==> flow/design.v <==
`timescale 1ns / 1ps
module awstm(
        pps,
        tevt,
        evt,
        rst_n,
        clk
    );
    input pps;
    input [31:0] tevt;
    output [31:0] evt;
    input rst_n;
    input clk;
    reg r_pps, r_awspps;
    reg [26:0] r_tcyc;       
    reg [26:0] r_td;         
    reg [30:0] r_awstm;      
    reg [30:0] r_tmev_next;  
    reg [31:0] r_set_tmev;  
    reg [10:0] r_tcor;       
    reg [10:0] r_tcor_max;   
    reg r_pps_lock;          
    wire evt_pps;            
    parameter [26:0] p_cyc_per_sec  = 27'd9_999;   
    parameter [26:0] p_pps_to       = 27'd14_999;  
    parameter [30:0] p_awstm_max    = 31'd99_999;   
    assign evt = r_set_tmev;
    assign evt_pps = pps & ~r_pps;
    wire [26:0] td_abs;
    wire [25:0] tmp1_td_abs;
    wire [25:0] tmp2_td_abs;
    wire [10:0] tmp_tcor_max;
    assign td_abs = (r_td[26] ? (~r_td + 17'd1): r_td);
    genvar i;
    assign tmp1_td_abs[25] = td_abs[25];  
    generate 
        for(i = 24; i >= 0; i=i-1) begin :g_tmp1_td_abs
            assign tmp1_td_abs[i] = td_abs[i+1] | td_abs[i];  
        end 
    endgenerate
    assign tmp2_td_abs[25] = tmp1_td_abs[25];
    generate
        for(i = 24; i >= 0; i=i-1) begin: g_tmp2_td_abs
            assign tmp2_td_abs[i] = tmp1_td_abs[i+1] ^ tmp1_td_abs[i];
        end
    endgenerate
    assign tmp_tcor_max[2:0] = 3'b000;
    generate 
        for(i = 0; i < 7; i=i+1) begin: g_tmp_tcor_max
            assign tmp_tcor_max[i+3] = tmp2_td_abs[25-i]; 
        end
    endgenerate
    assign tmp_tcor_max[10] = (tmp1_td_abs[20] & !tmp2_td_abs[20] ? 1'b0 : 1'b1); 
    always @(posedge clk or negedge rst_n) begin
        if(rst_n == 1'b0) begin
            r_pps <= 1'b0;
            r_awspps <= 1'b0;
            r_pps_lock <= 1'b0;
            r_tcyc <= 27'd0;
            r_td <= 27'd0;
            r_tcor <= 11'd0;
            r_tcor_max <= 11'd1024;
            r_awstm <= 31'd0;
            r_tmev_next <= 31'd0;
            r_set_tmev <= 32'd0;
        end else begin
            r_pps <= pps;
            r_tcyc <= r_tcyc + 1;
            r_tcor_max <= tmp_tcor_max;
            if(r_tcor >= r_tcor_max) begin
                r_tcor <= 10'd0;
            end else begin
                r_tcor <= r_tcor + 1;
            end
            if(r_tcyc == p_cyc_per_sec) begin
                r_awspps <= 1'b1;
            end else begin
                r_awspps <= 1'b0;
            end
            if(evt_pps) begin
                r_pps_lock <= 1'b1;
                r_tcyc <= 27'd0;
                r_td <= r_td + p_cyc_per_sec + ~r_tcyc + 27'd1;
            end else begin
                if(r_tcyc == p_pps_to) begin  
                    r_pps_lock <= 1'b0;
                    r_tcyc <= (p_pps_to - p_cyc_per_sec);     
                end                
            end
            if(r_awstm >= p_awstm_max) begin
                r_awstm <= 31'd0;
            end else begin
                if(r_tcor == r_tcor_max) begin
                    if(r_td[26]) begin  
                        r_awstm <= r_awstm;
                        r_td <= r_td + 27'd1;
                    end else begin  
                        r_awstm <= r_awstm + 31'd2;
                        r_td <= r_td - 27'd1;
                    end
                end else begin
                    r_awstm <= r_awstm + 31'd1;
                end
            end
            if(r_tmev_next == r_awstm || (r_tmev_next + 31'd1) == r_awstm) begin
                r_set_tmev <= {r_pps_lock, r_awstm};
                r_tmev_next <= r_tmev_next + tevt;
            end
            if(r_tmev_next > p_awstm_max) begin
                r_tmev_next <= r_tmev_next + ~p_awstm_max + 31'd1;
            end             
        end
    end
endmodule
==> flow/run.sh <==
#!/bin/bash
# the make line also repeats each setting of config.mk as NAME=value (left out here)
make -C /OpenROAD-flow-scripts/flow DESIGN_CONFIG=/design/flow/config.mk WORK_HOME=/design/flow/orfs CLKGATE_MAP_FILE= finish
==> flow/config.mk <==
export PLATFORM = sky130hd
export DESIGN_NAME = awstm
export DESIGN_NICKNAME = awstm
export VERILOG_FILES = /design/flow/design.v
export SDC_FILE = /design/flow/constraint.sdc
export NUM_CORES = 4
export LEC_CHECK = 0
export CAP_MARGIN = 20
export CORE_MARGIN = 2
export CORE_UTILIZATION = 64
export SLEW_MARGIN = 20
==> flow/constraint.sdc <==
create_clock -name core_clock -period 4.46 [get_ports {clk}]
set_input_delay 0.8920 -clock core_clock [delete_from_list [all_inputs] [get_ports {clk}]]
set_output_delay 0.8920 -clock core_clock [all_outputs]
set_load 0.01 [all_outputs]
==> results of run 1 <==
[per-stage QoR]
| stage | hold slack (ns) | worst slack (ns) | instances | utilization | total power, mW |
|---|---|---|---|---|---|
| after floorplan | 0.440 | 0.848 | 1600 | - | 7.23 |
| after global placement | 0.452 | 0.339 | 1891 | 0.696 | 8.37 |
| after detailed placement | 0.457 | 0.265 | 1891 | 0.696 | 8.50 |
| after CTS | 0.474 | 0.612 | 1923 | 0.726 | 10.1 |
| after global routing | 0.521 | 0.262 | 1923 | 0.726 | 11.1 |
| final | 0.465 | 0.509 | 1923 | 0.726 | 10.2 |
[metal layers]
metal	routed length [um]	global-route usage
met5	0	0
met4	905	0.109
met3	1490	0.0394
met2	16900	0.540
met1	15200	0.405
[layout make-up]
| type | count | area share |
|---|---|---|
| clock buffers | 18 | 0.0288 |
| clock inverters | 14 | 0.0130 |
| inverters | 78 | 0.0192 |
| multi-input cells | 1281 | 0.585 |
| flip-flops and latches | 169 | 0.277 |
| well taps | 275 | 0.0225 |
| repair buffers | 88 | 0.0540 |
==> deck_impl_summary.md, run 1 <==
Run Summary

Outcome
  – Status: timing/DRC/antenna clean

STA
  – Fmax: 253 MHz
  – Setup Skew: about 0.012 ns
  – Worst rel slew slack: 0.453
  – Unrepaired setup endpoints after global routing: false
  – Cycle use final: 0.886
  – Final Critical Period: 3.95 ns
  – Pins over their slew limit: 0
  – Setup TNS: 0 ns
  – Hold Fails Final Rpt: 0
  – Least-Margin Pin Slew: 0.820 ns
  – Setup-failing EPs final: 0

Hold path
  – Hold path startpoint: r_pps_lock
  – Hold Path Class: flop to flop
  – Worst Hold Path EP: r_pps_lock
  – Hold Crit Depth: 2

Route
  – N_diodes: 0
  – Drc violations: 0
  – DR vias: 11900
  – Via/cell ratio: 6.18
  – DRT Pass-1 Iters: 5
  – Final antenna-violating net count: 0
  – Routed wire length: 34400 um
  – Initial detailed-routing violation count: 759
  – Wirelength per Cell: around 18 um

Synthesis
  – Max-area cell share: 0.306
  – Netlist cell types: 80
  – Xor/xnor share: 0.117
  – Post-synthesis average cell area: 8.65 sq um
  – Ys cells: 1587
  – Yosys adder share: 0.115
  – Mapped Cells: 1587
  – Yosys stat chip area: 13700 sq um
  – Yosys simple share: 0.193
  – Ys flops: 169
  – Most frequent cell after synthesis: dfrtp_1
  – Asr flop ratio synth: 1.00
  – Top cells by area: dfrtp_1 31%, ha_1 11%, xnor2_1 6.6%, xor2_1 5.2%, a21oi_1 4.3%
  – Netlist Area Pre-Place: 13700 sq um
  – Dominant flop cell: dfrtp_1
  – Synth area leader: dfrtp_1
  – Post-synth seq share: 0.308
  – Warnings, synthesis: 1
  – Top comb family, area: simple AND/OR/NAND/NOR gates
  – Yosys aoi share: 0.185
  – Post-synth EDFFs: 0
  – Top cells by count, synth: 168 x dfrtp_1, 142 x nor2_1, 121 x ha_1, 120 x nand2_1, 117 x a21oi_1
  – Mux share: 0.0343

Power and ir drop
  – Peak VDD IR: 495 uV
  – Reg power frac: 0.239
  – Sw Pwr: 4.80 mW
  – P_seq: 2.43 mW
  – Comb pwr: 6.18 mW
  – Int Power: 5.40 mW
  – PD cells: 668 nW/um^2
  – Clock Power: 1.58 mW
  – Static leakage: 6.58 nW
  – Clock network fraction of total power: 0.155
  – Main power group: combinational cells
  – Sw Share: 0.471
  – Combinational power share: 0.606

Worst setup path
  – Req. time, crit path: 4.78 ns
  – Most frequent CP cell: nand2_1
  – R2R setup slack: 0.51 ns
  – Critical path class: flop to flop
  – Critical Path AT: ~4.3 ns
  – RR Endpoint: r_tmev_next[5]
  – WP buf/inv: 0
  – Crit path max-delay family: AND-OR/OR-AND gates
  – Critical Path Sink: r_tmev_next[5]
  – Worst r2r path cells: 11
  – Critical path startpoint category: flop
  – Critical path endpoint category: flop
  – Critical path peak fanout: 13
  – CP Cell Sequence: ha_1 > nand4_1 > nor4_4 > nand2_1 > xor2_1 > o31a_1 > o31ai_1 > a41oi_4 > nand2_1 > o21ai_0 > a221o_1
  – Critical path depth in cells: 11
  – FF-to-FF Start: r_tmev_next[1]
  – Critical-path top delay cell: nor4_4
  – Worst stage delay on the critical path: roughly 0.55 ns
  – Crit path launch: r_tmev_next[1]

GRT
  – Grt ovf: 0
  – Largest net degree at the start of global routing: 89
  – GRT Overall Usage: 0.313
  – Vias in the first global route: 11600
  – Initial antenna violation count: 0
  – Wire length of the first global-routing pass: 56700 um

Clock network
  – Setup Fix Bufs, Post-CTS: 0
  – Clk sinks: around 170
  – CTS resizes: 0
  – Worst-path clk slew: about 0.07 ns
  – Max clock buf depth: 2
  – Latency at later pin: 0.44 ns
  – H-tree levels: 4
  – CTS Buf Count: 17
  – Root Buffer: clkbuf_16
  – CTS tree: done
  – Hold-fix buffers at CTS: 0

Placed design
  – Port bufs: 65
  – Placed cell area: 14600 sq um
  – Detailed Place HPWL: 25500 um
  – RePlAce Congestion: ~0.93

Flow run
  – Max Cap Viol: 0
  – Tool warnings: 30

Floorplan
  – Die H: 150 um
  – Die ar.: 22600 sq um
  – Rows: 53
  – Initial Utilization: 0.653
  – IO Pins: 67
  – Core ar.: 21000 sq um
  – Die W: 150 um

Cells and area
  – Nets: 1794
  – Design area: 15300 sq um
  – Combinational gate area: about 8900 sq um
  – Area growth from synthesis to layout: 11.2%
  – Register area: roughly 4200 sq um
  – Filler Cells Inserted: 1656
==> run 2: changes to the inputs <==
ABC_AREA = 1   (was not set)
CORE_UTILIZATION = 70   (was 64)
CTS_CLUSTER_DIAMETER = 229   (was not set)
CTS_CLUSTER_SIZE = 17   (was not set)
HOLD_SLACK_MARGIN = -0.1   (was not set)
SETUP_SLACK_MARGIN = -0.24   (was not set)
clock period = 2.37 ns   (was 4.46 ns; I/O delays follow)
==> deck_impl_summary.md, run 2 <==
Run Summary

Synthesis
  – Post-synth seq share: 0.274 (-0.0342)
  – Ys cells: 2376 (+50%)
  – Post-synth EDFFs: 0 (unchanged)
  – Top cells by area: dfrtp_1 27%, nand2_1 16%, ha_1 9.8%, inv_1 7.5%, nor2_1 6.4%
  – Top cells by count, synth: 639 x nand2_1, 309 x inv_1, 264 x nor2_1, 168 x dfrtp_1, 163 x nand3_1
  – Most frequent cell after synthesis: nand2_1
  – Yosys aoi share: 0.130 (-0.0552)
  – Yosys simple share: 0.341 (+0.147)
  – Ys flops: 169 (unchanged)
  – Yosys stat chip area: 15400 sq um (+12%)
  – Post-synthesis average cell area: 6.50 sq um (-25%)
  – Synth area leader: dfrtp_1
  – Top comb family, area: simple AND/OR/NAND/NOR gates
  – Xor/xnor share: 0.0579 (-0.0596)
  – Netlist cell types: 45 (-44%)
  – Asr flop ratio synth: 1.00 (unchanged)
  – Mux share: 0 (-0.0343)
  – Netlist Area Pre-Place: 15400 sq um (+12%)
  – Max-area cell share: 0.272 (-0.0340)
  – Yosys adder share: 0.102 (-0.0127)
  – Dominant flop cell: dfrtp_1
  – Mapped Cells: 2376 (+50%)
  – Warnings, synthesis: 1 (unchanged)

Power and ir drop
  – P_seq: 3.65 mW (+50%)
  – PD cells: 1010 nW/um^2 (+52%)
  – Reg power frac: 0.184 (-0.055)
  – Comb pwr: 13.2 mW (+110%)
  – Static leakage: 10.0 nW (+53%)
  – Sw Pwr: 9.97 mW (+110%)
  – Main power group: combinational cells
  – Sw Share: 0.502 (+0.0311)
  – Clock network fraction of total power: 0.152 (-0.003)
  – Combinational power share: 0.664 (+0.058)
  – Clock Power: 3.03 mW (+92%)
  – Int Power: 9.91 mW (+83%)
  – Peak VDD IR: 1350 uV (+170%)

Route
  – DR WL met2: 27200 um (+61%)
  – Final antenna-violating net count: 0 (unchanged)
  – DRT Pass-1 Iters: 11 (+6)
  – Initial detailed-routing violation count: 2934 (+290%)
  – Wirelength per Cell: 20.3 um (+13%)
  – Routed wire length: 60800 um (+76%)
  – DR WL met3: 7510 um (+400%)
  – DR vias: 19700 (+65%)
  – Uppermost layer routed: met4
  – Via/cell ratio: 6.57 (+6.3%)
  – Drc violations: 0 (unchanged)
  – DRT met1 WL: 19100 um (+26%)

Worst setup path
  – WP buf/inv: 2 (+2)
  – Most frequent CP cell: nand2_1
  – Critical path startpoint category: flop
  – Critical path class: flop to flop
  – CP Cell Sequence: nand2_1 > nor2_1 > inv_2 > nor2_4 > nand2_1 > o21ai_1 > nor2_1 > nand3_1 > nor2_4 > nand2_4 > nand3_4 > buf_12 > nand2_1 > nand2_1
  – Critical-path top delay cell: dfrtp_2
  – Worst r2r path cells: 14 (+3)
  – FF-to-FF Start: r_tmev_next[10]
  – Worst stage delay on the critical path: 0.64 ns (+0.09 ns)
  – Critical path depth in cells: 14 (+3)
  – Crit path launch: r_tmev_next[10]
  – Critical Path AT: 3.29 ns (-0.98 ns)
  – R2R setup slack: -0.64 ns (-1.15 ns)
  – RR Endpoint: r_tmev_next[13]
  – Req. time, crit path: 2.65 ns (-2.13 ns)
  – Critical path endpoint category: flop
  – Crit path max-delay family: simple AND/OR/NAND/NOR gates
  – Critical path peak fanout: 6 (-7)
  – Critical Path Sink: r_tmev_next[13]

STA
  – Final worst slack: -0.644 ns (-1.15 ns)
  – Setup Skew: 0.0217 ns (+0.00948 ns)
  – Hold_ws: -0.0336 ns (-0.498 ns)
  – Final Critical Period: 3.01 ns (-0.938 ns)
  – Unrepaired setup endpoints after global routing: true
  – Worst rel slew slack: 0.416 (-0.0378)
  – Least-Margin Pin Slew: 0.873 ns (+0.0528 ns)
  – Setup-failing EPs final: 113 (+113)
  – Setup TNS: -36.40 ns (-36.40 ns)
  – Pins over their slew limit: 0 (unchanged)
  – Cycle use final: 1.27 (+0.386)
  – Hold Fails Final Rpt: 45 (+45)
  – Fmax: 332 MHz (+31%)

Floorplan
  – Die W: 153 um (+1.4%)
  – Die ar.: 23300 sq um (+2.8%)
  – IO Pins: 67 (unchanged)
  – Die H: 153 um (+1.4%)
  – Core ar.: 21800 sq um (+3.5%)
  – Initial Utilization: 0.710 (+0.0567)
  – Rows: 54 (+1.9%)

GRT
  – Wire length of the first global-routing pass: 84300 um (+49%)
  – Grt ovf: 0 (unchanged)
  – Largest net degree at the start of global routing: 53 (-40%)
  – GRT Overall Usage: 0.443 (+0.130)
  – Initial antenna violation count: 2 (+2)
  – Vias in the first global route: 18000 (+56%)

Clock network
  – Root Buffer: clkbuf_16
  – Hold-fix buffers at CTS: 0 (unchanged)
  – CTS Buf Count: 17 (unchanged)
  – Worst-path clk slew: 0.07 ns (about the same)
  – CTS tree: done
  – Max clock buf depth: 2 (unchanged)
  – Latency at later pin: 0.48 ns (+0.04 ns)
  – H-tree levels: 4 (unchanged)
  – Clk sinks: 169 (unchanged)

Cells and area
  – Area growth from synthesis to layout: 27.0%
  – Filler Cells Inserted: 1047 (-37%)
  – Final Non-Filler Cells: 2993 (+56%)
  – Nets: 2857 (+59%)

Outcome
  – Violated Checks: negative hold slack, negative setup slack
  – Status: complete, but fails checks

Placed design
  – RePlAce Congestion: 0.989 (+5.8%)
  – Port bufs: 65 (unchanged)
  – Placed cell count: 2942 (+56%)
  – DP Worst Slack: -0.737 ns (-1.00 ns)
  – Detailed Place HPWL: 38400 um (+51%)

Flow run
  – Tool warnings: 31 (+3.3%)
  – Max Cap Viol: 0 (unchanged)

Hold path
  – Hold Path Class: primary input to async pin
[run 2: stage by stage]
stage	hold slack [ns]	cell area [sq um]	utilization	total power, mW
finish	-0.0336	19600	0.901	19.9
global route	0.00380	19600	0.901	20.7
CTS	-0.00435	18900	0.870	17.5
detailed placement	0.464	18300	0.841	14.3
global placement	0.458	18300	0.841	13.8
floorplan	0.178	15500	-	10.5
[run 2: layout make-up]
class                   instances  area [sq um]  area share
multi-input cells            1846         10300       0.524
diodes                          2          5.00    0.000255
flip-flops and latches        169          4250       0.217
repair buffers                350          2940       0.150
clock buffers                  17           425      0.0217
well taps                     280           350      0.0179
inverters                     314          1180      0.0601
clock inverters                15           184     0.00938
[run 2: what timing repair did]
action,in CTS,in global routing
setup buffers,0,21
endpoints found under the setup margin,69,80
gates resized,13,132
endpoints found under the hold margin,0,0
pin swaps,1,36
cloned,0,2
[run 2: metal layers]
layer  vias to the layer above  GRT usage
met5                         -          0
met4                         0      0.334
met3                       721     0.0916
met2                      1752      0.769
met1                      8793      0.476
li1                       8400          -
==> run 3: changes to the inputs <==
CAP_MARGIN = 10   (was 20)
CELL_PAD_IN_SITES_DETAIL_PLACEMENT = 2   (was not set)
CELL_PAD_IN_SITES_GLOBAL_PLACEMENT = 1   (was not set)
CORE_MARGIN = 6   (was 2)
CORE_UTILIZATION = 63   (was 70)
CTS_CLUSTER_DIAMETER = not set   (was 229)
CTS_CLUSTER_SIZE = not set   (was 17)
GPL_TIMING_DRIVEN = 0   (was not set)
HOLD_SLACK_MARGIN = not set   (was -0.1)
MAX_ROUTING_LAYER = met5   (was not set)
PLACE_DENSITY_LB_ADDON = 0.28   (was not set)
SETUP_SLACK_MARGIN = 0.57   (was -0.24)
clock period = 2.69 ns   (was 2.37 ns; I/O delays follow)
==> deck_impl_summary.md, run 3 <==
Physical Implementation Snapshot

Outcome
  – Status: stopped before the end
  – Last stage: global placement without I/O (3_1_place_gp_skip_io)
  – Tool Error: [ERROR FLW-0024] Place density exceeds 1.0 (current PLACE_DENSITY_LB_ADDON =  0.28). Please check if the value of  PLACE_DENSITY_LB_ADDON is between 0 and 0.99.

Synthesis
  – Netlist Area Pre-Place: 15400 sq um (unchanged)
  – Yosys simple share: 0.341 (unchanged)
  – Mapped Cells: 2376 (unchanged)
  – Post-synth EDFFs: 0 (unchanged)
  – Warnings, synthesis: 1 (unchanged)
  – Top cells by area: dfrtp_1 27%, nand2_1 16%, ha_1 9.8%, inv_1 7.5%, nor2_1 6.4%
  – Synth area leader: dfrtp_1
  – Ys cells: 2376 (unchanged)
  – Xor/xnor share: 0.0579 (unchanged)
  – Yosys adder share: 0.102 (unchanged)
  – Yosys stat chip area: 15400 sq um (unchanged)
  – Top comb family, area: simple AND/OR/NAND/NOR gates
  – Most frequent cell after synthesis: nand2_1
  – Yosys aoi share: 0.130 (unchanged)
  – Post-synth seq share: 0.274 (unchanged)
  – Ys flops: 169 (unchanged)
  – Max-area cell share: 0.272 (unchanged)
  – Netlist cell types: 45 (unchanged)
  – Top cells by count, synth: 639 x nand2_1, 309 x inv_1, 264 x nor2_1, 168 x dfrtp_1, 163 x nand3_1
  – Asr flop ratio synth: 1.00 (unchanged)
  – Mux share: 0 (unchanged)
  – Dominant flop cell: dfrtp_1
  – Post-synthesis average cell area: 6.50 sq um (unchanged)

Floorplan
  – Core ar.: 23800 sq um (+9.2%)
  – Initial Utilization: 0.650 (-0.0597)
  – Rows: 56 (+3.7%)
  – Die H: 169 um (+11%)
  – Die W: 169 um (+11%)
  – Die ar.: 28400 sq um (+22%)
==> run 4: changes to the inputs <==
CAP_MARGIN = 20   (was 10)
CELL_PAD_IN_SITES_DETAIL_PLACEMENT = not set   (was 2)
CELL_PAD_IN_SITES_GLOBAL_PLACEMENT = not set   (was 1)
CORE_MARGIN = 2   (was 6)
CORE_UTILIZATION = 70   (was 63)
CTS_CLUSTER_DIAMETER = 229   (was not set)
CTS_CLUSTER_SIZE = 74   (was not set)
GPL_TIMING_DRIVEN = not set   (was 0)
HOLD_SLACK_MARGIN = 0.29   (was not set)
MAX_ROUTING_LAYER = not set   (was met5)
PLACE_DENSITY_LB_ADDON = not set   (was 0.28)
SETUP_SLACK_MARGIN = 0.49   (was 0.57)
clock period = 2.75 ns   (was 2.69 ns; I/O delays follow)
==> deck_impl_summary.md, run 4 <==
Physical Implementation Snapshot

Synthesis
  – Top cells by count, synth: 639 x nand2_1, 309 x inv_1, 264 x nor2_1, 168 x dfrtp_1, 163 x nand3_1
  – Top comb family, area: simple AND/OR/NAND/NOR gates
  – Max-area cell share: 0.272 (unchanged)
  – Yosys stat chip area: 15400 sq um (unchanged)
  – Mapped Cells: 2376 (unchanged)
  – Asr flop ratio synth: 1.00 (unchanged)
  – Dominant flop cell: dfrtp_1
  – Synth area leader: dfrtp_1
  – Xor/xnor share: 0.0579 (unchanged)
  – Yosys adder share: 0.102 (unchanged)
  – Yosys simple share: 0.341 (unchanged)
  – Netlist Area Pre-Place: 15400 sq um (unchanged)
  – Ys flops: 169 (unchanged)
  – Post-synthesis average cell area: 6.50 sq um (unchanged)
  – Netlist cell types: 45 (unchanged)
  – Warnings, synthesis: 1 (unchanged)
  – Mux share: 0 (unchanged)
  – Top cells by area: dfrtp_1 27%, nand2_1 16%, ha_1 9.8%, inv_1 7.5%, nor2_1 6.4%
  – Post-synth seq share: 0.274 (unchanged)
  – Yosys aoi share: 0.130 (unchanged)
  – Post-synth EDFFs: 0 (unchanged)
  – Ys cells: 2376 (unchanged)
  – Most frequent cell after synthesis: nand2_1

GRT
  – Grt ovf: 1949
  – GRT Overall Usage: 0.984

Outcome
  – Last stage: global routing (5_1_grt)
  – Tool Error: [ERROR GRT-0232] Routing congestion too high. Check the congestion heatmap in the GUI.
  – Status: stopped before the end

Placed design
  – Placed cell count: 2757
  – Placed cell area: 17000 sq um
  – Detailed Place HPWL: 36000 um
  – RePlAce Congestion: 1.02
  – Port bufs: 65

Clock network
  – Clk sinks: 169
  – CTS Buf Count: 17
  – H-tree levels: 4
  – Max clock buf depth: 2
  – Root Buffer: clkbuf_16

Floorplan
  – Die H: 153 um (-9.5%)
  – IO Pins: 67
  – Initial Utilization: 0.710 (+0.0597)
  – Core ar.: 21800 sq um (-8.4%)
  – Die ar.: 23300 sq um (-18%)
  – Rows: 54 (-3.6%)
  – Die W: 153 um (-9.5%)
## run 4: metrics by stage
| stage | setup WS [ns] | power [mW] |
|---|---|---|
| floorplan | 0.312 | 9.21 |
| CTS | 0.283 | 15.7 |
| detailed placement | -0.217 | 11.3 |
| global placement | -0.108 | 11.0 |
## run 4: repair_timing
action,4_1_cts
hold endpoints to repair,41
hold buffers,1
pin swaps,62
endpoints found under the setup margin,108
gates resized,258
cloned,6
setup buffers,52
## run 4: metal layers
layer,global-route usage,overflow
met5,0.197,2
met4,1.08,355
met3,0.719,19
met2,1.31,1553
met1,0.905,20
==> run 5: changes to the inputs <==
CORE_UTILIZATION = 69   (was 70)
CTS_CLUSTER_DIAMETER = 30   (was 229)
CTS_CLUSTER_SIZE = 16   (was 74)
HOLD_SLACK_MARGIN = not set   (was 0.29)
PLACE_DENSITY = 0.6   (was not set)
SETUP_SLACK_MARGIN = not set   (was 0.49)
clock period = 2.86 ns   (was 2.75 ns; I/O delays follow)
==> deck_impl_summary.md, run 5 <==
Run Summary

Outcome
  – Status: timing/DRC/antenna clean

Route
  – Final antenna-violating net count: 0
  – DR vias: around 16000
  – Routed wire length: between 40000 and 50000 um
  – DRT Pass-1 Iters: 9
  – Initial detailed-routing violation count: 1642
  – Via/cell ratio: 5.95
  – Drc violations: 0
  – Wirelength per Cell: 16.3 um
  – N_diodes: 0

Power and ir drop
  – PD cells: 763 nW/um^2
  – Clock Power: roughly 2.3 mW
  – P_seq: 3.11 mW
  – Sw Pwr: around 6.5 mW
  – Combinational power share: 0.590
  – Total power: 13.2 mW
  – Peak VDD IR: 871 uV
  – Reg power frac: 0.235
  – Sw Share: 0.488
  – Comb pwr: 7.82 mW
  – Main power group: combinational cells
  – Int Power: just under 7 mW
  – Clock network fraction of total power: 0.175
  – Static leakage: 8.82 nW

Placed design
  – Placed cell count: 2736 (-0.76%)
  – RePlAce Congestion: 0.994 (-3.0%)
  – Placed cell area: 16700 sq um (-1.7%)
  – Port bufs: 65 (unchanged)
  – Detailed Place HPWL: 35300 um (-2.0%)

Synthesis
  – Post-synth EDFFs: 0 (unchanged)
  – Dominant flop cell: dfrtp_1
  – Yosys aoi share: 0.130 (unchanged)
  – Warnings, synthesis: 1 (unchanged)
  – Post-synthesis average cell area: 6.50 sq um (unchanged)
  – Top comb family, area: simple AND/OR/NAND/NOR gates
  – Post-synth seq share: 0.274 (unchanged)
  – Ys flops: 169 (unchanged)
  – Mux share: 0 (unchanged)
  – Top cells by count, synth: 639 x nand2_1, 309 x inv_1, 264 x nor2_1, 168 x dfrtp_1, 163 x nand3_1
  – Most frequent cell after synthesis: nand2_1
  – Max-area cell share: 0.272 (unchanged)
  – Asr flop ratio synth: 1.00 (unchanged)
  – Yosys adder share: 0.102 (unchanged)
  – Top cells by area: dfrtp_1 27%, nand2_1 16%, ha_1 9.8%, inv_1 7.5%, nor2_1 6.4%
  – Yosys simple share: 0.341 (unchanged)
  – Synth area leader: dfrtp_1
  – Ys cells: 2376 (unchanged)
  – Xor/xnor share: 0.0579 (unchanged)
  – Netlist Area Pre-Place: 15400 sq um (unchanged)
  – Mapped Cells: 2376 (unchanged)
  – Netlist cell types: 45 (unchanged)
  – Yosys stat chip area: 15400 sq um (unchanged)

STA
  – Setup-failing EPs final: 0
  – Cycle use final: 0.947
  – Final Critical Period: 2.71 ns
  – Hold Fails Final Rpt: 0
  – Worst rel slew slack: 0.482
  – Pins over their slew limit: 0
  – Setup Skew: 0.0159 ns
  – Fmax: 369 MHz
  – Setup TNS: 0 ns
  – Least-Margin Pin Slew: 0.773 ns
  – Unrepaired setup endpoints after global routing: false

Worst setup path
  – Critical-path top delay cell: dfrtp_1
  – Critical path startpoint category: flop
  – Crit path max-delay family: adder cells
  – Critical path depth in cells: 17
  – Most frequent CP cell: nand2_1
  – Worst r2r path cells: 17
  – Worst stage delay on the critical path: ~0.38 ns
  – Crit path launch: r_tcyc[1]
  – Critical path class: flop to flop
  – Critical Path AT: 3.04 ns
  – WP buf/inv: 3
  – FF-to-FF Start: r_tcyc[1]
  – CP Cell Sequence: inv_1 > ha_1 > ha_1 > fa_2 > nand2_1 > o21ai_1 > a21oi_1 > buf_4 > o21bai_2 > nand2_1 > nand2_1 > nand2_1 > nand3_1 > nand3_1 > nand2_1 > nand2_1 > inv_1
  – Critical path peak fanout: 4
  – R2R setup slack: 0.15 ns
  – Critical path endpoint category: flop
  – Critical Path Sink: r_td[25]
  – Req. time, crit path: 3.20 ns
  – RR Endpoint: r_td[25]

Clock network
  – Worst-path clk slew: about 0.080 ns
  – Max clock buf depth: 2 (unchanged)
  – CTS tree: done
  – Latency at later pin: 0.45 ns
  – Hold-fix buffers at CTS: 0 (-1)
  – Root Buffer: clkbuf_16
  – Clk sinks: 169 (unchanged)
  – H-tree levels: 4 (unchanged)
  – CTS Buf Count: 17 (unchanged)

Floorplan
  – Rows: 54 (unchanged)
  – Die H: 154 um (+0.70%)
  – IO Pins: 67 (unchanged)
  – Die W: 154 um (+0.70%)
  – Initial Utilization: 0.705 (-0.00438)
  – Core ar.: 21900 sq um (+0.62%)
  – Die ar.: 23600 sq um (+1.4%)

Cells and area
  – Register area: 4230 sq um
  – Area growth from synthesis to layout: 12.4%
  – Combinational gate area: between 9000 and 10000 sq um
  – Design area: 17400 sq um
  – Final Non-Filler Cells: 2769
  – Filler Cells Inserted: 1653
  – Nets: 2635
  – Final core area utilization: 0.793

Hold path
  – Hold Path Class: primary input to async pin

GRT
  – Initial antenna violation count: 0
  – GRT Overall Usage: 0.383
  – Vias in the first global route: 16100
  – Largest net degree at the start of global routing: 67
  – Wire length of the first global-routing pass: 74600 um
  – Grt ovf: 0

Flow run
  – Max Cap Viol: 0
  – Tool warnings: 30
==> run 5: what timing repair did <==
item	CTS	global route
endpoints found under the hold margin	0	0
setup buffers	0	1
resized	0	16
setup endpoints to repair	0	64
==> run 5: cell type report <==
type / instances / area share
multi-input cells: 1846 / 0.566
flip-flops and latches: 169 / 0.244
inverters: 314 / 0.0679
repair buffers: 128 / 0.0672
clock buffers: 18 / 0.0253
well taps: 280 / 0.0202
clock inverters: 14 / 0.00894
==> run 5: metrics by stage <==
stage	setup slack (ns)	hold slack (ns)
5_1_grt	0.00334	0.182
6_report	0.152	0.130
3_3_place_gp	-0.253	0.461
4_1_cts	0.0224	0.160
2_1_floorplan	0.226	0.276
3_5_place_dp	-0.282	0.466
==> run 5: per-layer routing <==
layer / wire (um) / up-vias / global-route usage
met4: 2840 / 0 / 0.228
met2: 22400 / 759 / 0.681
li1: - / 7964 / -
met3: 2760 / 211 / 0.0465
met1: 17200 / 7530 / 0.444
met5: 0 / - / 0
==> run 6: changes to the inputs <==
CELL_PAD_IN_SITES_GLOBAL_PLACEMENT = 1   (was not set)
CORE_MARGIN = 7   (was 2)
CORE_UTILIZATION = 43   (was 69)
CTS_CLUSTER_DIAMETER = 326   (was 30)
CTS_CLUSTER_SIZE = not set   (was 16)
MAX_ROUTING_LAYER = met4   (was not set)
PLACE_DENSITY = not set   (was 0.6)
SLEW_MARGIN = 0   (was 20)
clock period = 4.35 ns   (was 2.86 ns; I/O delays follow)
==> deck_impl_summary.md, run 6 <==
Run Summary

Synthesis
  – Yosys simple share: 0.341 (unchanged)
  – Post-synth EDFFs: 0 (unchanged)
  – Yosys adder share: 0.102 (unchanged)
  – Asr flop ratio synth: 1.00 (unchanged)
  – Synth area leader: dfrtp_1
  – Most frequent cell after synthesis: nand2_1
  – Yosys stat chip area: 15400 sq um (unchanged)
  – Top cells by area: dfrtp_1 27%, nand2_1 16%, ha_1 9.8%, inv_1 7.5%, nor2_1 6.4%
  – Xor/xnor share: 0.0579 (unchanged)
  – Yosys aoi share: 0.130 (unchanged)
  – Post-synthesis average cell area: 6.50 sq um (unchanged)
  – Ys flops: 169 (unchanged)
  – Top cells by count, synth: 639 x nand2_1, 309 x inv_1, 264 x nor2_1, 168 x dfrtp_1, 163 x nand3_1
  – Max-area cell share: 0.272 (unchanged)
  – Netlist cell types: 45 (unchanged)
  – Post-synth seq share: 0.274 (unchanged)
  – Mux share: 0 (unchanged)
  – Netlist Area Pre-Place: 15400 sq um (unchanged)
  – Dominant flop cell: dfrtp_1
  – Ys cells: 2376 (unchanged)
  – Warnings, synthesis: 1 (unchanged)
  – Top comb family, area: simple AND/OR/NAND/NOR gates
  – Mapped Cells: 2376 (unchanged)

Worst setup path
  – CP Cell Sequence: buf_4 > ha_1 > nand3_2 > nor2_4 > nand2_1 > nor2_4 > nand3_1 > nand2_1 > nand2_1 > nor2_1 > nand2_1 > nor2_1 > nand2_2 > buf_4 > nand2_2 > nand2_1 > nand2_1
  – Critical path peak fanout: 32 (+28)
  – Critical path startpoint category: flop
  – Critical path class: flop to flop
  – Critical Path AT: 3.73 ns (+0.69 ns)
  – Worst stage delay on the critical path: 0.50 ns (+0.12 ns)
  – Worst r2r path cells: 17 (unchanged)
  – Crit path launch: r_tmev_next[1]
  – Critical path depth in cells: 17 (unchanged)
  – Req. time, crit path: 4.74 ns (+1.54 ns)
  – RR Endpoint: r_set_tmev[31]
  – Critical Path Sink: r_set_tmev[31]
  – R2R setup slack: 1.01 ns (+0.85 ns)
  – Critical-path top delay cell: nand2_2
  – Most frequent CP cell: nand2_1
  – FF-to-FF Start: r_tmev_next[1]
  – WP buf/inv: 2 (-1)
  – Critical path endpoint category: flop
  – Crit path max-delay family: simple AND/OR/NAND/NOR gates

Placed design
  – RePlAce Congestion: 0.932 (-6.3%)
  – Detailed Place HPWL: 38400 um (+8.7%)
  – Port bufs: 65 (unchanged)

Cells and area
  – Area growth from synthesis to layout: 11.2%
  – Final core area utilization: 0.484 (-0.309)
  – Nets: 2591 (-1.7%)

Clock network
  – CTS Buf Count: 17 (unchanged)
  – CTS resizes: 0 (unchanged)
  – H-tree levels: 4 (unchanged)
  – Setup Fix Bufs, Post-CTS: 0 (unchanged)
  – CTS tree: done
  – Hold-fix buffers at CTS: 0 (unchanged)
  – Root Buffer: clkbuf_16
  – Latency at later pin: 0.45 ns (about the same)
  – Max clock buf depth: 2 (unchanged)
  – Worst-path clk slew: 0.07 ns (about the same)
  – Clk sinks: 169 (unchanged)

GRT
  – Grt ovf: 0 (unchanged)
  – Initial antenna violation count: 1 (+1)
  – Vias in the first global route: 15200 (-5.5%)
  – Largest net degree at the start of global routing: 83 (+24%)
  – Wire length of the first global-routing pass: 78100 um (+4.6%)
  – GRT Overall Usage: 0.240 (-0.144)

Power and ir drop
  – Comb pwr: 4.92 mW (-37%)
  – Clock network fraction of total power: 0.186 (+0.011)
  – Sw Pwr: 4.10 mW (-37%)
  – Total power: 8.55 mW (-35%)
  – Reg power frac: 0.239 (+0.004)
  – Sw Share: 0.480 (-0.00832)
  – PD cells: 498 nW/um^2 (-35%)
  – Static leakage: 8.60 nW (-2.5%)
  – Clock Power: 1.59 mW (-31%)
  – Main power group: combinational cells
  – P_seq: 2.04 mW (-34%)
  – Int Power: 4.45 mW (-34%)
  – Combinational power share: 0.575 (-0.015)
  – Peak VDD IR: 387 uV (-56%)

STA
  – Setup Skew: 0.0125 ns (-0.00333 ns)
  – Setup-failing EPs final: 0 (unchanged)
  – Final Critical Period: 3.34 ns (+0.636 ns)
  – Worst rel slew slack: 0.397 (-0.0857)
  – Pins over their slew limit: 0 (unchanged)
  – Fmax: 299 MHz (-19%)
  – Setup TNS: 0 ns (unchanged)
  – Least-Margin Pin Slew: 0.901 ns (+0.128 ns)
  – Cycle use final: 0.769 (-0.178)
  – Hold Fails Final Rpt: 0 (unchanged)
  – Unrepaired setup endpoints after global routing: false

Floorplan
  – Die H: 203 um (+32%)
  – IO Pins: 67 (unchanged)
  – Die W: 203 um (+32%)
  – Die ar.: 41400 sq um (+76%)
  – Initial Utilization: 0.435 (-0.270)
  – Core ar.: 35500 sq um (+62%)
  – Rows: 69 (+28%)

Flow run
  – Max Cap Viol: 0 (unchanged)
  – Tool warnings: 30 (unchanged)

Route
  – Final antenna-violating net count: 0 (unchanged)
  – DRT Pass-1 Iters: 5 (-4)
  – Initial detailed-routing violation count: 765 (-53%)
  – Via/cell ratio: 5.26 (-12%)
  – Wirelength per Cell: 16.5 um (+0.66%)
  – DR vias: 15300 (-7.2%)
  – Drc violations: 0 (unchanged)
  – Routed wire length: 47800 um (+5.6%)

Hold path
  – Hold Path Class: primary input to async pin

Outcome
  – Status: timing/DRC/antenna clean
run 6: final cells by class:
class                      count  area (sq um)
antenna                        1          2.50
clock buffer                  18           439
clock inverter                12           141
fill                        3791         18300
inverter                     314          1180
multi-input combinational   1846          9790
sequential                   169          4230
tap                          461           577
timing repair buffer          84           807
run 6: per-stage QoR:
stage,instance area [sq um],hold slack (ns),setup slack (ns),instances
2_1_floorplan,15500,0.442,1.42,2389
3_3_place_gp,16600,0.478,0.528,2874
3_5_place_dp,16600,0.489,0.585,2874
4_1_cts,17200,0.402,1.01,2904
5_1_grt,17200,0.425,0.656,2905
6_report,17200,0.380,1.01,2905
run 6: per-layer routing:
metal	vias up	part of all wire	GRT usage	wire length, um
met5	-	0	-	0
met4	0	0.030	0.0803	1450
met3	77	0.031	0.0289	1470
met2	276	0.51	0.430	24400
met1	7047	0.43	0.276	20500
li1	7874	-	-	-
==> run 7: changes to the inputs <==
CAP_MARGIN = 5   (was 20)
CELL_PAD_IN_SITES_GLOBAL_PLACEMENT = 0   (was 1)
CORE_ASPECT_RATIO = 0.5   (was not set)
CORE_MARGIN = 10   (was 7)
CORE_UTILIZATION = 71   (was 43)
CTS_CLUSTER_DIAMETER = 250   (was 326)
CTS_CLUSTER_SIZE = 99   (was not set)
GPL_TIMING_DRIVEN = 0   (was not set)
MAX_ROUTING_LAYER = not set   (was met4)
MIN_ROUTING_LAYER = met1   (was not set)
PLACE_DENSITY = 0.35   (was not set)
SETUP_SLACK_MARGIN = -0.23   (was not set)
SLEW_MARGIN = 10   (was 0)
clock period = 2.52 ns   (was 4.35 ns; I/O delays follow)
==> deck_impl_summary.md, run 7 <==
Run Summary

Route
  – N_diodes: 0 (-1)
  – Wirelength per Cell: 16.5 um (about the same)
  – DR vias: 16600 (+8.4%)
  – Routed wire length: 46100 um (-3.7%)
  – Via/cell ratio: 5.92 (+13%)
  – DRT Pass-1 Iters: 7 (+2)
  – Final antenna-violating net count: 0 (unchanged)
  – Initial detailed-routing violation count: 1989 (+160%)
  – Drc violations: 0 (unchanged)

Power and ir drop
  – PD cells: 867 nW/um^2 (+74%)
  – Sw Share: 0.486 (+0.00593)
  – Reg power frac: 0.236 (-0.003)
  – Clock Power: 2.59 mW (+63%)
  – Peak VDD IR: 1170 uV (+200%)
  – Total power: 15.2 mW (+77%)
  – Static leakage: 8.78 nW (+2.1%)
  – Clock network fraction of total power: 0.171 (-0.015)
  – P_seq: 3.59 mW (+76%)
  – Combinational power share: 0.593 (+0.018)
  – Sw Pwr: 7.37 mW (+80%)
  – Comb pwr: 8.99 mW (+83%)
  – Main power group: combinational cells
  – Int Power: 7.80 mW (+75%)

Cells and area
  – Filler Cells Inserted: 1534 (-60%)
  – Nets: 2644 (+2.0%)
  – Register area: 4250 sq um (+0.50%)
  – Area growth from synthesis to layout: 13.3%
  – Final Non-Filler Cells: 2798 (-3.7%)
  – Final core area utilization: 0.812 (+0.329)
  – Combinational gate area: 10000 sq um (+2.1%)

Clock network
  – H-tree levels: 4 (unchanged)
  – Root Buffer: clkbuf_16
  – CTS tree: done
  – Worst-path clk slew: 0.07 ns (about the same)
  – Max clock buf depth: 2 (unchanged)
  – Clk sinks: 169 (unchanged)
  – Latency at later pin: 0.45 ns (about the same)
  – CTS Buf Count: 17 (unchanged)

STA
  – Cycle use final: 1.07 (+0.297)
  – Hold Fails Final Rpt: 0 (unchanged)
  – Least-Margin Pin Slew: 0.927 ns (+0.0256 ns)
  – Final worst slack: -0.164 ns (-1.17 ns)
  – Final Critical Period: 2.68 ns (-0.660 ns)
  – Fmax: 373 MHz (+25%)
  – Worst rel slew slack: 0.380 (-0.0167)
  – Hold_ws: 0.493 ns (+0.113 ns)
  – Setup-failing EPs final: 72 (+72)
  – Pins over their slew limit: 0 (unchanged)
  – Setup Skew: 0.0126 ns (+0.0000684 ns)

Synthesis
  – Top cells by area: dfrtp_1 27%, nand2_1 16%, ha_1 9.8%, inv_1 7.5%, nor2_1 6.4%
  – Post-synth EDFFs: 0 (unchanged)
  – Asr flop ratio synth: 1.00 (unchanged)
  – Mapped Cells: 2376 (unchanged)
  – Top cells by count, synth: 639 x nand2_1, 309 x inv_1, 264 x nor2_1, 168 x dfrtp_1, 163 x nand3_1
  – Top comb family, area: simple AND/OR/NAND/NOR gates
  – Yosys adder share: 0.102 (unchanged)
  – Ys cells: 2376 (unchanged)
  – Warnings, synthesis: 1 (unchanged)
  – Dominant flop cell: dfrtp_1
  – Most frequent cell after synthesis: nand2_1
  – Yosys simple share: 0.341 (unchanged)
  – Netlist cell types: 45 (unchanged)
  – Yosys stat chip area: 15400 sq um (unchanged)
  – Yosys aoi share: 0.130 (unchanged)
  – Netlist Area Pre-Place: 15400 sq um (unchanged)
  – Synth area leader: dfrtp_1
  – Ys flops: 169 (unchanged)
  – Post-synth seq share: 0.274 (unchanged)
  – Max-area cell share: 0.272 (unchanged)
  – Xor/xnor share: 0.0579 (unchanged)
  – Mux share: 0 (unchanged)
  – Post-synthesis average cell area: 6.50 sq um (unchanged)

Worst setup path
  – CP Cell Sequence: clkbuf_1 > xnor2_1 > nand4_1 > nor4_1 > nand4_1 > clkbuf_2 > clkbuf_1 > nand3_1 > nand2_1
  – Critical path endpoint category: flop
  – Req. time, crit path: 2.86 ns (-1.88 ns)
  – FF-to-FF Start: r_tmev_next[28]
  – RR Endpoint: r_set_tmev[25]
  – WP buf/inv: 3 (+1)
  – Critical-path top delay cell: nor4_1
  – Worst stage delay on the critical path: 0.43 ns (-0.07 ns)
  – Critical Path Sink: r_set_tmev[25]
  – Critical path startpoint category: flop
  – Critical path class: flop to flop
  – Critical path depth in cells: 9 (-8)
  – R2R setup slack: -0.16 ns (-1.17 ns)
  – Crit path launch: r_tmev_next[28]
  – Critical Path AT: 3.03 ns (-0.70 ns)
  – Critical path peak fanout: 10 (-69%)
  – Crit path max-delay family: simple AND/OR/NAND/NOR gates
  – Worst r2r path cells: 9 (-8)

GRT
  – Initial antenna violation count: 0 (-1)
  – Wire length of the first global-routing pass: 74500 um (-4.6%)
  – Vias in the first global route: 15900 (+4.8%)
  – Grt ovf: 0 (unchanged)
  – Largest net degree at the start of global routing: 115 (+39%)
  – GRT Overall Usage: 0.312 (+0.0726)

Placed design
  – Placed cell count: 2755 (-4.1%)
  – Detailed Place HPWL: 35100 um (-8.6%)
  – Port bufs: 65 (unchanged)
  – RePlAce Congestion: 0.986 (+5.8%)

Floorplan
  – Die H: 124 um (-39%)
  – Die ar.: 28400 sq um (-31%)
  – Rows: 38 (-45%)
  – Core ar.: 21500 sq um (-39%)
  – IO Pins: 67 (unchanged)
  – Die W: 229 um (+12%)
  – Initial Utilization: 0.717 (+0.282)

Hold path
  – Hold Crit Depth: 1
  – Hold path startpoint: r_tcor[0]
  – Worst Hold Path EP: r_tcor[0]
  – Hold Path Class: flop to flop

Flow run
  – Tool warnings: 32 (+6.7%)
  – Max Cap Viol: 0 (unchanged)

Outcome
  – Violated Checks: negative setup slack
  – Status: complete, but fails checks
[run 7: layout make-up]
type / instances / area share
plain buffers: 46 / 0.0139
clock buffers: 18 / 0.0245
clock inverters: 14 / 0.00765
inverters: 314 / 0.0677
multi-input cells: 1846 / 0.571
flip-flops and latches: 169 / 0.243
well taps: 300 / 0.0215
repair buffers: 90 / 0.0502
repair inverters: 1 / 0.000429
[run 7: per-layer routing]
metal / GRT usage / wire, um / vias up
li1: - / - / 7997
met1: 0.367 / 18600 / 7518
met2: 0.542 / 22000 / 861
met3: 0.0512 / 3320 / 185
met4: 0.162 / 2130 / 0
met5: 0 / 0 / -
[run 7: stage by stage]
step	setup TNS, ns	setup WS [ns]	instance area (sq um)
finish	-4.71	-0.164	17500
global route	-17.88	-0.256	17500
CTS	-13.54	-0.222	17200
detailed placement	-36.84	-1.30	16500
global placement	-976.85	-5.64	16500
floorplan	-0.0518	-0.0457	15500
[run 7: timing repair]
| action | CTS | global route |
|---|---|---|
| gates resized | 18 | 74 |
| endpoints found under the hold margin | 55 | 0 |
| hold buffers | 1 | 0 |
| setup buffers | 5 | 18 |
| setup endpoints to repair | 86 | 94 |
| gates cloned | 1 | 0 |
| pin swaps | 4 | 14 |
==> run 8: changes to the inputs <==
ABC_AREA = not set   (was 1)
CAP_MARGIN = 20   (was 5)
CELL_PAD_IN_SITES_GLOBAL_PLACEMENT = not set   (was 0)
CORE_ASPECT_RATIO = not set   (was 0.5)
CORE_MARGIN = 2   (was 10)
CORE_UTILIZATION = 58   (was 71)
CTS_CLUSTER_DIAMETER = not set   (was 250)
CTS_CLUSTER_SIZE = not set   (was 99)
GPL_TIMING_DRIVEN = not set   (was 0)
MIN_ROUTING_LAYER = not set   (was met1)
PLACE_DENSITY = not set   (was 0.35)
SETUP_SLACK_MARGIN = not set   (was -0.23)
SLEW_MARGIN = 20   (was 10)
clock period = 4.93 ns   (was 2.52 ns; I/O delays follow)
==> deck_impl_summary.md, run 8 <==
Run Summary

Synthesis
  – Xor/xnor share: 0.117 (+0.0596)
  – Max-area cell share: 0.306 (+0.0340)
  – Ys cells: 1587 (-33%)
  – Synth area leader: dfrtp_1
  – Top cells by area: dfrtp_1 31%, ha_1 11%, xnor2_1 6.6%, xor2_1 5.2%, a21oi_1 4.3%
  – Post-synthesis average cell area: 8.65 sq um (+33%)
  – Dominant flop cell: dfrtp_1
  – Netlist Area Pre-Place: 13700 sq um (-11%)
  – Mapped Cells: 1587 (-33%)
  – Top comb family, area: simple AND/OR/NAND/NOR gates
  – Yosys stat chip area: 13700 sq um (-11%)
  – Yosys simple share: 0.193 (-0.147)
  – Mux share: 0.0343 (+0.0343)
  – Top cells by count, synth: 168 x dfrtp_1, 142 x nor2_1, 121 x ha_1, 120 x nand2_1, 117 x a21oi_1
  – Ys flops: 169 (unchanged)
  – Post-synth seq share: 0.308 (+0.0342)
  – Netlist cell types: 80 (+78%)
  – Yosys aoi share: 0.185 (+0.0552)
  – Post-synth EDFFs: 0 (unchanged)
  – Most frequent cell after synthesis: dfrtp_1
  – Asr flop ratio synth: 1.00 (unchanged)
  – Yosys adder share: 0.115 (+0.0127)
  – Warnings, synthesis: 1 (unchanged)

Route
  – Wirelength per Cell: 17.4 um (+5.5%)
  – DRT met1 WL: 15300 um (-18%)
  – DR WL met3: 1070 um (-68%)
  – Uppermost layer routed: met4
  – DRT Pass-1 Iters: 5 (-2)
  – DR WL met2: 16700 um (-24%)
  – Routed wire length: 34000 um (-26%)
  – Drc violations: 0 (unchanged)
  – Initial detailed-routing violation count: 676 (-66%)
  – N_diodes: 0 (unchanged)
  – DR vias: 11600 (-30%)
  – Via/cell ratio: 5.95 (+0.46%)
  – Final antenna-violating net count: 0 (unchanged)

STA
  – Final Critical Period: 3.96 ns (+1.28 ns)
  – Setup-failing EPs final: 0 (-100%)
  – Unrepaired setup endpoints after global routing: false
  – Least-Margin Pin Slew: 0.980 ns (+0.0535 ns)
  – Pins over their slew limit: 0 (unchanged)
  – Setup TNS: 0 ns (+4.71 ns)
  – Worst rel slew slack: 0.347 (-0.0334)
  – Setup Skew: 0.0178 ns (+0.00520 ns)
  – Fmax: 252 MHz (-32%)
  – Hold Fails Final Rpt: 0 (unchanged)
  – Cycle use final: 0.804 (-0.261)

Hold path
  – Hold Crit Depth: 2 (+1)
  – Worst Hold Path EP: r_pps_lock
  – Hold path startpoint: r_pps_lock
  – Hold Path Class: flop to flop

Power and ir drop
  – Reg power frac: 0.244 (+0.008)
  – Combinational power share: 0.608 (+0.015)
  – Static leakage: 6.51 nW (-26%)
  – Sw Pwr: 4.29 mW (-42%)
  – Sw Share: 0.473 (-0.0127)
  – Main power group: combinational cells
  – Clock Power: 1.34 mW (-48%)
  – PD cells: 597 nW/um^2 (-31%)
  – Peak VDD IR: 477 uV (-59%)
  – Int Power: 4.78 mW (-39%)
  – Comb pwr: 5.52 mW (-39%)
  – Clock network fraction of total power: 0.148 (-0.023)
  – P_seq: 2.22 mW (-38%)

Worst setup path
  – CP Cell Sequence: ha_1 > nand4_1 > nor4_4 > nand2_1 > xor2_1 > o31a_1 > o31ai_1 > a41oi_4 > nand2_1 > o21ai_0 > a221o_1
  – RR Endpoint: r_tmev_next[11]
  – Critical path peak fanout: 13 (+3)
  – R2R setup slack: 0.97 ns (+1.13 ns)
  – Critical path depth in cells: 11 (+2)
  – FF-to-FF Start: r_tmev_next[1]
  – Crit path max-delay family: AND-OR/OR-AND gates
  – Critical Path AT: 4.28 ns (+1.25 ns)
  – WP buf/inv: 0 (-3)
  – Critical-path top delay cell: dfrtp_1
  – Req. time, crit path: 5.25 ns (+2.39 ns)
  – Critical path startpoint category: flop
  – Worst stage delay on the critical path: 0.54 ns (+0.11 ns)
  – Most frequent CP cell: nand2_1
  – Critical path endpoint category: flop
  – Worst r2r path cells: 11 (+2)
  – Critical path class: flop to flop
  – Critical Path Sink: r_tmev_next[11]
  – Crit path launch: r_tmev_next[1]

Clock network
  – CTS resizes: 0 (-18)
  – Clk sinks: 169 (unchanged)
  – Worst-path clk slew: 0.07 ns (about the same)
  – Latency at later pin: 0.44 ns (about the same)
  – Root Buffer: clkbuf_16
  – H-tree levels: 4 (unchanged)
  – Setup Fix Bufs, Post-CTS: 0 (-5)
  – CTS Buf Count: 17 (unchanged)
  – Max clock buf depth: 2 (unchanged)
  – Hold-fix buffers at CTS: 0 (-1)
  – CTS tree: done

GRT
  – Initial antenna violation count: 0 (unchanged)
  – Largest net degree at the start of global routing: 107 (-7.0%)
  – Wire length of the first global-routing pass: 55700 um (-25%)
  – Grt ovf: 0 (unchanged)
  – Vias in the first global route: 11100 (-30%)
  – GRT Overall Usage: 0.279 (-0.0333)

Flow run
  – Tool warnings: 32 (unchanged)
  – Max Cap Viol: 0 (unchanged)

Cells and area
  – Design area: 15200 sq um (-13%)
  – Filler Cells Inserted: 2046 (+33%)
  – Area growth from synthesis to layout: 10.7%
  – Nets: 1784 (-33%)

Outcome
  – Status: timing/DRC/antenna clean

Floorplan
  – Core ar.: 23300 sq um (+8.3%)
  – Rows: 56 (+47%)
  – Die W: 158 um (-31%)
  – IO Pins: 67 (unchanged)
  – Die ar.: 24900 sq um (-12%)
  – Initial Utilization: 0.588 (-0.129)
  – Die H: 158 um (+27%)

Placed design
  – Placed cell area: 14600 sq um (-12%)
  – RePlAce Congestion: 0.923 (-6.4%)
  – Detailed Place HPWL: 25500 um (-27%)
  – Port bufs: 65 (unchanged)
-- run 8: stage by stage --
stage	std cells	power, mW	setup WS, ns	hold slack [ns]	utilization
after floorplan	1600	6.54	1.32	0.440	-
after global placement	1925	7.57	0.647	0.454	0.626
after detailed placement	1925	7.66	0.634	0.465	0.626
after CTS	1957	9.05	1.02	0.481	0.651
after global routing	1957	9.92	0.700	0.497	0.651
final	1957	9.07	0.966	0.477	0.651
-- run 8: routing by layer --
metal	vias up	global-route usage
li1	5794	-
met1	5560	0.361
met2	223	0.482
met3	59	0.0320
met4	0	0.0996
met5	-	0
-- run 8: layout make-up --
cell class	instances	area, sq um	share of cell area
inverters	78	293	0.0193
repair buffers	78	762	0.0502
multi-input cells	1281	8930	0.588
clock inverters	14	149	0.00980
flip-flops and latches	169	4230	0.278
well taps	319	399	0.0263
clock buffers	18	429	0.0282
==> run 9: changes to the inputs <==
ABC_AREA = 1   (was not set)
CAP_MARGIN = 40   (was 20)
CORE_UTILIZATION = 69   (was 58)
CTS_CLUSTER_DIAMETER = 30   (was not set)
CTS_CLUSTER_SIZE = 16   (was not set)
PLACE_DENSITY = 0.6   (was not set)
SETUP_SLACK_MARGIN = -0.17   (was not set)
clock period = 2.37 ns   (was 4.93 ns; I/O delays follow)
==> deck_impl_summary.md, run 9 <==
Run Summary

Outcome
  – Status: complete, but fails checks
  – Violated Checks: negative setup slack

Route
  – DR vias: 20400 (+75%)
  – Wirelength per Cell: 21.5 um (+24%)
  – Initial detailed-routing violation count: 3543 (+420%)
  – Drc violations: 0 (unchanged)
  – DRT Pass-1 Iters: 20 (+15)
  – Routed wire length: 64600 um (+90%)
  – Via/cell ratio: 6.76 (+14%)
  – Final antenna-violating net count: 0 (unchanged)

Power and ir drop
  – Reg power frac: 0.179 (-0.065)
  – Sw Share: 0.505 (+0.0319)
  – Combinational power share: 0.676 (+0.068)
  – Main power group: combinational cells
  – Comb pwr: 14.0 mW (+150%)
  – Clock network fraction of total power: 0.145 (-0.003)
  – Peak VDD IR: 1500 uV (+210%)
  – Clock Power: 3.00 mW (+120%)
  – P_seq: 3.69 mW (+66%)
  – PD cells: 1030 nW/um^2 (+72%)
  – Static leakage: 10.2 nW (+57%)
  – Sw Pwr: 10.4 mW (+140%)
  – Int Power: 10.2 mW (+110%)

Hold path
  – Hold Path Class: primary input to flop
  – Hold path startpoint: pps
  – Worst Hold Path EP: r_pps
  – Hold Crit Depth: 1 (-1)

Worst setup path
  – Crit path launch: r_td[16]
  – Req. time, crit path: 2.74 ns (-2.51 ns)
  – Critical Path AT: 3.57 ns (-0.71 ns)
  – FF-to-FF Start: r_td[16]
  – RR Endpoint: r_td[24]
  – Critical path depth in cells: 11 (unchanged)
  – Critical Path Sink: r_td[24]
  – WP buf/inv: 0 (unchanged)
  – R2R setup slack: -0.83 ns (-1.80 ns)
  – Critical path endpoint category: flop
  – CP Cell Sequence: ha_1 > ha_1 > nand2_1 > a21oi_1 > nor2_2 > o21ai_0 > a21oi_2 > nand3_2 > a21oi_2 > o21ai_1 > a21oi_1
  – Critical-path top delay cell: dfrtp_1
  – Worst stage delay on the critical path: 0.54 ns (about the same)
  – Crit path max-delay family: AND-OR/OR-AND gates
  – Worst r2r path cells: 11 (unchanged)
  – Critical path class: flop to flop
  – Critical path startpoint category: flop
  – Critical path peak fanout: 3 (-10)

GRT
  – Vias in the first global route: 18300 (+65%)
  – Wire length of the first global-routing pass: 85000 um (+53%)
  – Initial antenna violation count: 4 (+4)
  – GRT Overall Usage: 0.438 (+0.159)
  – Largest net degree at the start of global routing: 75 (-30%)
  – Grt ovf: 0 (unchanged)

Synthesis
  – Asr flop ratio synth: 1.00 (unchanged)
  – Mapped Cells: 2376 (+50%)
  – Netlist cell types: 45 (-44%)
  – Post-synth EDFFs: 0 (unchanged)
  – Top cells by count, synth: 639 x nand2_1, 309 x inv_1, 264 x nor2_1, 168 x dfrtp_1, 163 x nand3_1
  – Top comb family, area: simple AND/OR/NAND/NOR gates
  – Xor/xnor share: 0.0579 (-0.0596)
  – Post-synth seq share: 0.274 (-0.0342)
  – Ys cells: 2376 (+50%)
  – Yosys aoi share: 0.130 (-0.0552)
  – Mux share: 0 (-0.0343)
  – Netlist Area Pre-Place: 15400 sq um (+12%)
  – Post-synthesis average cell area: 6.50 sq um (-25%)
  – Warnings, synthesis: 1 (unchanged)
  – Dominant flop cell: dfrtp_1
  – Ys flops: 169 (unchanged)
  – Top cells by area: dfrtp_1 27%, nand2_1 16%, ha_1 9.8%, inv_1 7.5%, nor2_1 6.4%
  – Yosys simple share: 0.341 (+0.147)
  – Synth area leader: dfrtp_1
  – Yosys adder share: 0.102 (-0.0127)
  – Max-area cell share: 0.272 (-0.0340)
  – Yosys stat chip area: 15400 sq um (+12%)
  – Most frequent cell after synthesis: nand2_1

STA
  – Pins over their slew limit: 0 (unchanged)
  – Final Critical Period: 3.20 ns (-0.762 ns)
  – Final worst slack: -0.833 ns (-1.80 ns)
  – Cycle use final: 1.35 (+0.547)
  – Worst rel slew slack: 0.434 (+0.0872)
  – Least-Margin Pin Slew: 0.846 ns (-0.135 ns)
  – Setup Skew: 0.0198 ns (+0.00200 ns)
  – Unrepaired setup endpoints after global routing: true
  – Fmax: 312 MHz (+24%)
  – Setup-failing EPs final: 115 (+115)
  – Hold_ws: 0.487 ns (+0.00961 ns)
  – Hold Fails Final Rpt: 0 (unchanged)

Floorplan
  – Die ar.: 23600 sq um (-5.3%)
  – Rows: 54 (-3.6%)
  – Initial Utilization: 0.705 (+0.117)
  – Core ar.: 21900 sq um (-6.2%)
  – Die W: 154 um (-2.7%)
  – IO Pins: 67 (unchanged)
  – Die H: 154 um (-2.7%)

Flow run
  – Tool warnings: 32 (unchanged)
  – Max Cap Viol: 0 (unchanged)

Placed design
  – RePlAce Congestion: 0.995 (+7.9%)
  – DP Worst Slack: -0.861 ns (-1.50 ns)
  – Placed cell area: 18300 sq um (+25%)
  – Detailed Place HPWL: 38100 um (+49%)
  – Port bufs: 65 (unchanged)
  – Placed cell count: 2940 (+53%)

Cells and area
  – Final Non-Filler Cells: 3010 (+54%)
  – Filler Cells Inserted: 915 (-55%)
  – Register area: 4250 sq um (+0.44%)
  – Area growth from synthesis to layout: 30.0%
  – Design area: 20100 sq um (+32%)
  – Combinational gate area: 10600 sq um (+18%)
  – Nets: 2874 (+61%)

Clock network
  – H-tree levels: 4 (unchanged)
  – CTS Buf Count: 17 (unchanged)
  – CTS tree: done
  – Worst-path clk slew: 0.08 ns (about the same)
  – Clk sinks: 169 (unchanged)
  – Latency at later pin: 0.46 ns (+0.02 ns)
  – Max clock buf depth: 2 (unchanged)
  – Root Buffer: clkbuf_16
[run 9: through the flow]
step	TNS, ns	power, mW	util
2_1_floorplan	-0.862	10.5	-
3_3_place_gp	-15.31	13.9	0.837
3_5_place_dp	-22.34	14.4	0.837
4_1_cts	-8.99	17.6	0.873
5_1_grt	-51.73	21.6	0.917
6_report	-40.23	20.7	0.917
[run 9: layout make-up]
cell class	count	area share
Antenna cell	2	0.000249
Clock buffer	17	0.0212
Clock inverter	15	0.00885
Inverter	314	0.0587
Multi-Input combinational cell	1846	0.526
Sequential cell	169	0.212
Tap cell	280	0.0175
Timing Repair Buffer	366	0.156
Timing Repair inverter	1	0.000374
[run 9: repair_timing]
action | 4_1_cts | 5_1_grt
gates resized | 35 | 198
hold endpoints to repair | 40 | 0
gates cloned | 1 | 5
pin swaps | 8 | 57
setup buffers | 6 | 31
hold buffers | 1 | 0
setup endpoints to repair | 76 | 97
[run 9: layer usage]
layer	track usage	share of wire
met1	0.487	0.31
met2	0.765	0.43
met3	0.0693	0.13
met4	0.311	0.13
met5	0	0.00079
==> run 10: changes to the inputs <==
CAP_MARGIN = 20   (was 40)
CORE_UTILIZATION = 63   (was 69)
CTS_CLUSTER_DIAMETER = not set   (was 30)
CTS_CLUSTER_SIZE = not set   (was 16)
GPL_TIMING_DRIVEN = 0   (was not set)
SETUP_SLACK_MARGIN = not set   (was -0.17)
clock period = 6.0 ns   (was 2.37 ns; I/O delays follow)
==> deck_impl_summary.md, run 10 <==
Run Summary

Clock network
  – H-tree levels: 4 (unchanged)
  – Worst-path clk slew: 0.08 ns (about the same)
  – Latency at later pin: 0.44 ns (-0.02 ns)
  – CTS tree: done
  – CTS Buf Count: 17 (unchanged)
  – Root Buffer: clkbuf_16
  – Hold-fix buffers at CTS: 0 (-1)
  – Setup Fix Bufs, Post-CTS: 0 (-6)
  – Clk sinks: 169 (unchanged)

Power and ir drop
  – Peak VDD IR: 447 uV (-70%)
  – Combinational power share: 0.570 (-0.106)
  – Static leakage: 8.70 nW (-15%)
  – Clock Power: 1.20 mW (-60%)
  – Int Power: 3.26 mW (-68%)
  – Clock network fraction of total power: 0.189 (+0.044)
  – Sw Pwr: 3.06 mW (-71%)
  – PD cells: 367 nW/um^2 (-64%)
  – Comb pwr: 3.61 mW (-74%)
  – Main power group: combinational cells
  – Sw Share: 0.484 (-0.0211)
  – Total power: 6.32 mW (-69%)

Placed design
  – Port bufs: 65 (unchanged)
  – Detailed Place HPWL: 35800 um (-6.0%)
  – DP Worst Slack: 1.38 ns (+2.24 ns)
  – Placed cell count: 2780 (-5.4%)
  – RePlAce Congestion: 0.975 (-2.0%)

Synthesis
  – Asr flop ratio synth: 1.00 (unchanged)
  – Max-area cell share: 0.272 (unchanged)
  – Top comb family, area: simple AND/OR/NAND/NOR gates
  – Mux share: 0 (unchanged)
  – Synth area leader: dfrtp_1
  – Yosys adder share: 0.102 (unchanged)
  – Warnings, synthesis: 1 (unchanged)
  – Post-synth seq share: 0.274 (unchanged)
  – Yosys aoi share: 0.130 (unchanged)
  – Most frequent cell after synthesis: nand2_1
  – Netlist cell types: 45 (unchanged)
  – Top cells by area: dfrtp_1 27%, nand2_1 16%, ha_1 9.8%, inv_1 7.5%, nor2_1 6.4%
  – Mapped Cells: 2376 (unchanged)
  – Post-synth EDFFs: 0 (unchanged)
  – Netlist Area Pre-Place: 15400 sq um (unchanged)
  – Yosys simple share: 0.341 (unchanged)
  – Ys cells: 2376 (unchanged)
  – Top cells by count, synth: 639 x nand2_1, 309 x inv_1, 264 x nor2_1, 168 x dfrtp_1, 163 x nand3_1
  – Ys flops: 169 (unchanged)
  – Yosys stat chip area: 15400 sq um (unchanged)

GRT
  – GRT Overall Usage: 0.353 (-0.0849)
  – Wire length of the first global-routing pass: 73800 um (-13%)
  – Largest net degree at the start of global routing: 99 (+32%)
  – Vias in the first global route: 15700 (-14%)
  – Initial antenna violation count: 0 (-4)
  – Grt ovf: 0 (unchanged)

Floorplan
  – Initial Utilization: 0.639 (-0.0667)
  – Die W: 161 um (+4.5%)
  – IO Pins: 67 (unchanged)
  – Die ar.: 25800 sq um (+9.3%)
  – Die H: 161 um (+4.5%)

Worst setup path
  – Critical path startpoint category: primary input
  – Worst stage delay on the critical path: 0.62 ns (+0.08 ns)
  – Req. time, crit path: 6.38 ns (+3.64 ns)
  – Crit path launch: tevt[0]
  – RR Endpoint: r_tmev_next[30]
  – Critical path class: primary input to flop
  – CP Cell Sequence: clkdlybuf4s50_1 > ha_1 > inv_1 > fa_1 > inv_1 > nand2_1 > o21ai_0 > a21boi_0 > o21ai_0 > nand4_1 > nand3_1 > nand2_1 > o21ai_0 > nand2_1 > inv_1
  – WP buf/inv: 4 (+4)
  – Critical Path AT: 4.61 ns (+1.04 ns)
  – Crit path max-delay family: AND-OR/OR-AND gates
  – Critical path peak fanout: 4 (+1)
  – Worst r2r path cells: 14 (+3)
  – Critical-path top delay cell: o21ai_0
  – Critical Path Sink: r_tmev_next[30]
  – R2R setup slack: 2.47 ns (+3.30 ns)
  – FF-to-FF Start: r_tmev_next[0]
  – Critical path endpoint category: flop
  – Critical path depth in cells: 15 (+4)

Hold path
  – Hold path startpoint: r_tcyc[0]
  – Hold Path Class: flop to flop

STA
  – Fmax: 236 MHz
  – Final worst slack: 1.77 ns (+2.60 ns)
  – Hold Fails Final Rpt: 0 (unchanged)
  – Final Critical Period: 4.23 ns
  – Worst rel slew slack: 0.356 (-0.0776)
  – Hold_ws: 0.495 ns (+0.00812 ns)
  – Unrepaired setup endpoints after global routing: false
  – Pins over their slew limit: 0 (unchanged)
  – Setup Skew: 0.0126 ns (-0.00718 ns)

Route
  – Via/cell ratio: 5.74 (-15%)
  – Final antenna-violating net count: 0 (unchanged)
  – Initial detailed-routing violation count: 1338 (-62%)
  – Routed wire length: 45200 um (-30%)
  – Drc violations: 0 (unchanged)
  – DR vias: 16100 (-21%)
  – Wirelength per Cell: 16.1 um (-25%)
  – N_diodes: 0 (-2)

Cells and area
  – Nets: 2634 (-8.4%)
  – Final Non-Filler Cells: 2811 (-6.6%)
  – Filler Cells Inserted: 2098 (+130%)
  – Area growth from synthesis to layout: 11.5%

Flow run
  – Max Cap Viol: 0 (unchanged)
  – Tool warnings: 30 (-6.3%)

Outcome
  – Status: timing/DRC/antenna clean
[run 10: through the flow]
step | TNS (ns) | area, sq um | util
after floorplan | 0 | 15500 | -
after global placement | -536.64 | 16500 | 0.684
after detailed placement | 0 | 16600 | 0.687
after CTS | 0 | 17200 | 0.712
after global routing | 0 | 17200 | 0.712
final | 0 | 17200 | 0.712
[run 10: routing by layer]
layer / wire length [um] / track usage / vias to the layer above
li1: - / - / 7959
met1: 18100 / 0.406 / 7401
met2: 22300 / 0.639 / 593
met3: 2090 / 0.0421 / 174
met4: 2690 / 0.195 / 0
met5: 0 / 0 / -
[run 10: area by class of cell]
| cell class | count | area, sq um | share of cell area |
|---|---|---|---|
| Multi-Input combinational cell | 1846 | 9790 | 0.569 |
| Sequential cell | 169 | 4230 | 0.246 |
| Inverter | 314 | 1180 | 0.0685 |
| Timing Repair Buffer | 67 | 711 | 0.0413 |
| Clock buffer | 17 | 425 | 0.0247 |
| Tap cell | 324 | 405 | 0.0235 |
| Buffer | 60 | 289 | 0.0168 |
| Clock inverter | 14 | 185 | 0.0108 |
Power and IR drop assume default switching activity.
